// matrix_mul
module matrix_mul(
    input wire clk,
    input wire reset,
    input wire start,
    input wire [8:0][7:0] matrix_a,
    input wire [8:0][7:0] matrix_b,
    output reg [8:0][15:0] result,
    output reg done
);
Size: roughly 290 I/O pins, ~13000 um2 of cells after synthesis.
==> flow/config.mk <==
export PLATFORM = sky130hd
export DESIGN_NAME = matrix_mul
export DESIGN_NICKNAME = matrix_mul
export VERILOG_FILES = /design/flow/design.v
export SDC_FILE = /design/flow/constraint.sdc
export NUM_CORES = 4
export LEC_CHECK = 0
export ABC_AREA = 1
export CAP_MARGIN = 25
export CELL_PAD_IN_SITES_DETAIL_PLACEMENT = 2
export CELL_PAD_IN_SITES_GLOBAL_PLACEMENT = 1
export CORE_ASPECT_RATIO = 0.5
export CORE_MARGIN = 8
export CORE_UTILIZATION = 20
export CTS_CLUSTER_SIZE = 51
export GPL_ROUTABILITY_DRIVEN = 0
export GPL_TIMING_DRIVEN = 0
export HOLD_SLACK_MARGIN = 0.17
export MAX_ROUTING_LAYER = met5
export MIN_ROUTING_LAYER = met1
export PLACE_DENSITY_LB_ADDON = 0.28
export SLEW_MARGIN = 10
export TNS_END_PERCENT = 70
==> flow/constraint.sdc <==
create_clock -name core_clock -period 5.76 [get_ports {clk}]
set_input_delay 1.1520 -clock core_clock [delete_from_list [all_inputs] [get_ports {clk}]]
set_output_delay 1.1520 -clock core_clock [all_outputs]
set_load 0.01 [all_outputs]
run.sh (not shown) runs the stock make flow with config.mk's settings and CLKGATE_MAP_FILE=.
The first run produced a layout that fails on setup timing.
Rerun with:
- ABC_AREA: 1 -> unset
- CAP_MARGIN: 25 -> 20
- CELL_PAD_IN_SITES_DETAIL_PLACEMENT: 2 -> unset
- CELL_PAD_IN_SITES_GLOBAL_PLACEMENT: 1 -> unset
- CORE_ASPECT_RATIO: 0.5 -> unset
- CORE_MARGIN: 8 -> 2
- CORE_UTILIZATION: 20 -> 40
- CTS_CLUSTER_SIZE: 51 -> unset
- GPL_ROUTABILITY_DRIVEN: 0 -> unset
- GPL_TIMING_DRIVEN: 0 -> unset
- HOLD_SLACK_MARGIN: 0.17 -> unset
- MAX_ROUTING_LAYER: met5 -> unset
- MIN_ROUTING_LAYER: met1 -> unset
- PLACE_DENSITY_LB_ADDON: 0.28 -> unset
- SETUP_SLACK_MARGIN: unset -> 2.41
- SLEW_MARGIN: 10 -> 15
- TNS_END_PERCENT: 70 -> unset
- clock period: 5.76 -> 10.0 ns (I/O delays scaled with it)
Outcome:
- The new run ran to the end with no violations
- worst setup slack gets better by 3.3 ns
- global-route usage is higher by 5.4 points
- count of clock-buffer cells in the layout is higher by 1
- area after synthesis is lower by 4.2%
- routed wire length is lower by 44%


matrix_mul again, from the RTL that the note above started with.
Settings: LEC_CHECK=0, ABC_AREA=1, CAP_MARGIN=10, CELL_PAD_IN_SITES_DETAIL_PLACEMENT=1, CORE_ASPECT_RATIO=0.81, CORE_MARGIN=2, CORE_UTILIZATION=27, CTS_CLUSTER_DIAMETER=127, CTS_CLUSTER_SIZE=67, GPL_ROUTABILITY_DRIVEN=0, GPL_TIMING_DRIVEN=1, HOLD_SLACK_MARGIN=0.03, PLACE_DENSITY=0.6, SLEW_MARGIN=20, TNS_END_PERCENT=60; clock period 5.05 ns.
The starting point reached the layout checks and failed them: negative setup slack.
Edit:
- ABC_AREA: 1 -> default
- CAP_MARGIN: 10 -> 20
- CELL_PAD_IN_SITES_DETAIL_PLACEMENT: 1 -> default
- CORE_ASPECT_RATIO: 0.81 -> default
- CORE_UTILIZATION: 27 -> 60
- CTS_CLUSTER_DIAMETER: 127 -> default
- CTS_CLUSTER_SIZE: 67 -> default
- GPL_ROUTABILITY_DRIVEN: 0 -> default
- GPL_TIMING_DRIVEN: 1 -> default
- HOLD_SLACK_MARGIN: 0.03 -> default
- TNS_END_PERCENT: 60 -> default
- clock period: 5.05 -> 5.71 ns (I/O delays scaled with it)
Result: The new run reached the layout checks and failed them: negative setup slack; synthesized cell count shrinks by 34%; global-route usage grows by 11 points; design area shrinks by about 9%; worst hold slack gains 0.018 ns; register-to-register slack gains 0.28 ns; die area shrinks by 56%; non-clock buffer count shrinks by 17.
Edit:
- CORE_UTILIZATION: 60 -> 40
- clock period: 5.71 -> 7.91 ns (I/O delays scaled with it)
The changed run completed without violations.
Area after synthesis stays the same.
Setup slack improved by 1.5 ns.
Global-route usage came out lower by 12 points.
Register-to-register slack improved by 1.5 ns.
Worst hold slack improved by 0.0043 ns.
Edit:
- CORE_UTILIZATION: 40 -> 57
- CTS_CLUSTER_DIAMETER: default -> 241
- CTS_CLUSTER_SIZE: default -> 98
- clock period: 7.91 -> 4.39 ns (I/O delays scaled with it)
Result: The new run produced a layout that fails on negative setup slack; wire length is higher by 16%; fmax is higher by 10%; core utilization is higher by 32 points; synthesized area stays the same; clock-buffer cell count stays the same; cell area is higher by 12%; first-iteration DRC count is higher by 20%.
Edit:
- CORE_UTILIZATION: 57 -> 40
- CTS_CLUSTER_DIAMETER: 241 -> default
- CTS_CLUSTER_SIZE: 98 -> default
- clock period: 4.39 -> 10.0 ns (I/O delays scaled with it)
- Now the flow completed without violations
- design area went down by roughly a tenth
- utilization fell by 32 points
- worst setup slack gains 4.5 ns
- global-route usage falls by 11 points
- worst hold slack loses 0.028 ns
